==> inputs of job 6636 <==
## alu_top
module alu_top (
    input             clk,
    input      [31:0] A,
    input      [31:0] B,
    input      [3:0]  ALU_Sel,
    output reg [31:0] ALU_Out,
    output reg        Carryout,
    output reg        Overflow
);
clock: 9.0 ns
lec_check: 0
cap_margin: 20
core_margin: 2
core_utilization: 40
gpl_routability_driven: 0
max_routing_layer: met4
slew_margin: 20
run.sh (not shown) runs the stock make flow with config.mk's settings and CLKGATE_MAP_FILE=.
==> job 829 (differences from job 6636) <==
- ABC_AREA: not set -> 1
- CAP_MARGIN: 20 -> 25
- CELL_PAD_IN_SITES_DETAIL_PLACEMENT: not set -> 2
- CORE_ASPECT_RATIO: not set -> 1.6
- CORE_MARGIN: 2 -> 4
- CORE_UTILIZATION: 40 -> 57
- CTS_CLUSTER_SIZE: not set -> 27
- GPL_TIMING_DRIVEN: not set -> 1
- MAX_ROUTING_LAYER: met4 -> met5
- MIN_ROUTING_LAYER: not set -> met2
- PLACE_DENSITY_LB_ADDON: not set -> 0.22
- SETUP_SLACK_MARGIN: not set -> -0.13
==> results <==
metric                                                                                       job 829     job 6636
Post-Synth Simple-Gate Area                                                                    20.7%        17.6%
Count of mapped cells out of synthesis                                                          5727         4257
Total of warnings raised by yosys                                                                  2            2
Area inside the core boundary                                                            0.0717 mm^2  0.0950 mm^2
Most popular library cell in the synthesized design by count                                   inv_1        inv_1
Mean Syn Cell Area                                                                         7.22 um^2    9.00 um^2
Die Height                                                                                    349 um       313 um
Cell count in the Yosys report                                                                  5727         4257
Run status                                                                    stopped before the end  timing/DRC/antenna clean
Stage where the flow stopped                                       detailed placement (3_5_place_dp)            -
Number of rows created at floorplan                                                              124          113
XORs/XNORs by Area                                                                            0.910%        2.49%
Core utilization at floorplan                                                                  57.7%        40.3%
Die W                                                                                         221 um       313 um
Mux contribution to synthesized area                                                              0%       0.287%
Adder-cell share of the synthesized area                                                       52.4%        56.6%
Fraction of post-synthesis cell area in the top cell type by area                              43.4%        46.9%
Ao+oa area frac                                                                                2.67%        6.40%
Yosys synthesis chip area                                                                0.0414 mm^2  0.0383 mm^2
Primary flip-flop cell chosen by synthesis mapping                                           dfxtp_1      dfxtp_1
Area enclosed by the die boundary                                                        0.0771 mm^2  0.0982 mm^2
Area of the mapped netlist                                                               0.0414 mm^2  0.0383 mm^2
Distinct cell type count after synthesis                                                          41           74
Post-synthesis async set-or-reset flop share                                                      0%           0%
Number of top-level design ports                                                                 103          103
Post-synthesis register bit count                                                                100          100
Sequential area share after synthesis                                                          4.84%        5.23%


==> inputs of 02-27 <==
==> flow/design.v <==
module ALU (A, B, ALU_Sel, ALU_Out, Carryout, Overflow);
parameter ADD  = 0;
parameter SUB  = 1;
parameter MUL_HIGH = 2;
parameter MUL_LOW = 3;
input [31:0] A;
input [31:0] B;
input [3:0] ALU_Sel;
output [31:0] ALU_Out;
output Carryout;
output Overflow;
reg[31:0] ALU_32Result;
reg[63:0] ALU_64Result;
always @(*)
begin
    ALU_32Result = 32'h00000000;
    ALU_64Result = 64'h0000000000000000;
    case(ALU_Sel)
        ADD:        ALU_32Result = A + B;
        SUB:        ALU_32Result = A - B;
        MUL_HIGH:	ALU_64Result = A * B;
        MUL_LOW:	ALU_64Result = A * B;
        default:
        begin
            ALU_32Result = 32'h00000000;
            ALU_64Result = 64'h0000000000000000;
        end
    endcase
end
assign ALU_Out = (ALU_Sel == MUL_LOW)? ALU_64Result[31:0]: (ALU_Sel == MUL_HIGH)? ALU_64Result[63:32]:ALU_32Result[31:0];
assign Carryout = 1'b0;
assign Overflow = 1'b0;
endmodule
module alu_top (
    input             clk,
    input      [31:0] A,
    input      [31:0] B,
    input      [3:0]  ALU_Sel,
    output reg [31:0] ALU_Out,
    output reg        Carryout,
    output reg        Overflow
);
reg [31:0] a_q, b_q;
reg [3:0]  sel_q;
wire [31:0] out_d;
wire        carry_d, ovf_d;
ALU u_alu (
    .A(a_q), .B(b_q), .ALU_Sel(sel_q),
    .ALU_Out(out_d), .Carryout(carry_d), .Overflow(ovf_d)
);
always @(posedge clk) begin
    a_q      <= A;
    b_q      <= B;
    sel_q    <= ALU_Sel;
    ALU_Out  <= out_d;
    Carryout <= carry_d;
    Overflow <= ovf_d;
end
endmodule
==> flow/run.sh <==
#!/bin/bash
# the make line also repeats each setting of config.mk as NAME=value (left out here)
make -C /OpenROAD-flow-scripts/flow DESIGN_CONFIG=/design/flow/config.mk WORK_HOME=/design/flow/orfs CLKGATE_MAP_FILE= finish
==> flow/config.mk <==
export PLATFORM = sky130hd
export DESIGN_NAME = alu_top
export DESIGN_NICKNAME = alu_top
export VERILOG_FILES = /design/flow/design.v
export SDC_FILE = /design/flow/constraint.sdc
export NUM_CORES = 4
export LEC_CHECK = 0
export ABC_AREA = 1
export CAP_MARGIN = 0
export CORE_ASPECT_RATIO = 1.03
export CORE_MARGIN = 2
export CORE_UTILIZATION = 72
export CTS_CLUSTER_DIAMETER = 357
export CTS_CLUSTER_SIZE = 50
export GPL_ROUTABILITY_DRIVEN = 1
export HOLD_SLACK_MARGIN = 0.29
export MIN_ROUTING_LAYER = met1
export PLACE_DENSITY = 0.6
export SETUP_SLACK_MARGIN = 0.96
export SLEW_MARGIN = 20
export TNS_END_PERCENT = 15
==> flow/constraint.sdc <==
create_clock -name core_clock -period 3.36 [get_ports {clk}]
set_input_delay 0.6720 -clock core_clock [delete_from_list [all_inputs] [get_ports {clk}]]
set_output_delay 0.6720 -clock core_clock [all_outputs]
set_load 0.01 [all_outputs]
==> 07-02 (differences from 02-27) <==
Settings changed: CTS_CLUSTER_SIZE 50 to 14, GPL_ROUTABILITY_DRIVEN 1 to 0.
==> 12-21 (differences from 02-27) <==
Settings changed: ABC_AREA 1 to not set, CAP_MARGIN 0 to 15, CTS_CLUSTER_DIAMETER 357 to not set, HOLD_SLACK_MARGIN 0.29 to -0.04, PLACE_DENSITY 0.6 to 0.64, SETUP_SLACK_MARGIN 0.96 to -0.21, TNS_END_PERCENT 15 to 75.
==> flow/constraint.sdc (replaced) <==
create_clock -name core_clock -period 6.67 [get_ports {clk}]
set_input_delay 1.3340 -clock core_clock [delete_from_list [all_inputs] [get_ports {clk}]]
set_output_delay 1.3340 -clock core_clock [all_outputs]
set_load 0.01 [all_outputs]
==> comparison <==
- Against 07-02, the register-to-register slack of 12-21 is better by 2.1 ns.
- Synthesized cell count is the same in 07-02 and 02-27.
- In 07-02 the clock skew is lower than in 12-21, by 0.0075 ns.
- 12-21 finished with negative setup slack left. 07-02 finished with negative setup slack left. 02-27 never finished: it broke off in global routing.
- Of 07-02 and 12-21, 12-21 has the higher utilization (gap 3.1 points).
- Synthesized area: 02-27 is larger than 12-21 (about 8%).
- In 12-21 the critical path depth is lower than in 07-02, by 5.
- Between 07-02 and 12-21, the lower final cell count is in 12-21 (gap about 30%, measured against 12-21).
==> figures <==
metric	02-27	07-02	12-21
Result of the run	aborted with a tool error	complete, but fails checks	complete, but fails checks
Failing step	global routing	-	-
Violated checks	-	negative setup slack	negative setup slack
Crit path buffers/inverters	-	7	3
Share of the core filled with cells	-	85.3%	88.4%
Design Area, Final	-	48700 µm²	46400 µm²
Final setup skew	-	0.0109 ns	0.0185 ns
Hold_ws	-	0.693 ns	0.757 ns
Placer Congestion	1.04	-	0.995
Worst reg2reg endpoint	-	ALU_Out[2]$_DFF_P_	ALU_Out[6]$_DFF_P_
Xor/xnor share of the synthesized area	0.910%	0.910%	2.49%
Diodes inserted	-	2	12
Kind of critical path	-	reg2reg	reg2reg
Row cnt	89	89	85
Post-synthesis share of cell area spent on and, or, nand and nor gates	20.7%	20.7%	17.6%
Net count, final	-	7405	5908
Wire length on met2	-	60.1 mm	62.1 mm
Logic depth of the worst setup path including buffers	-	25	20
Post-DP HPWL	127 mm	108 mm	95.3 mm
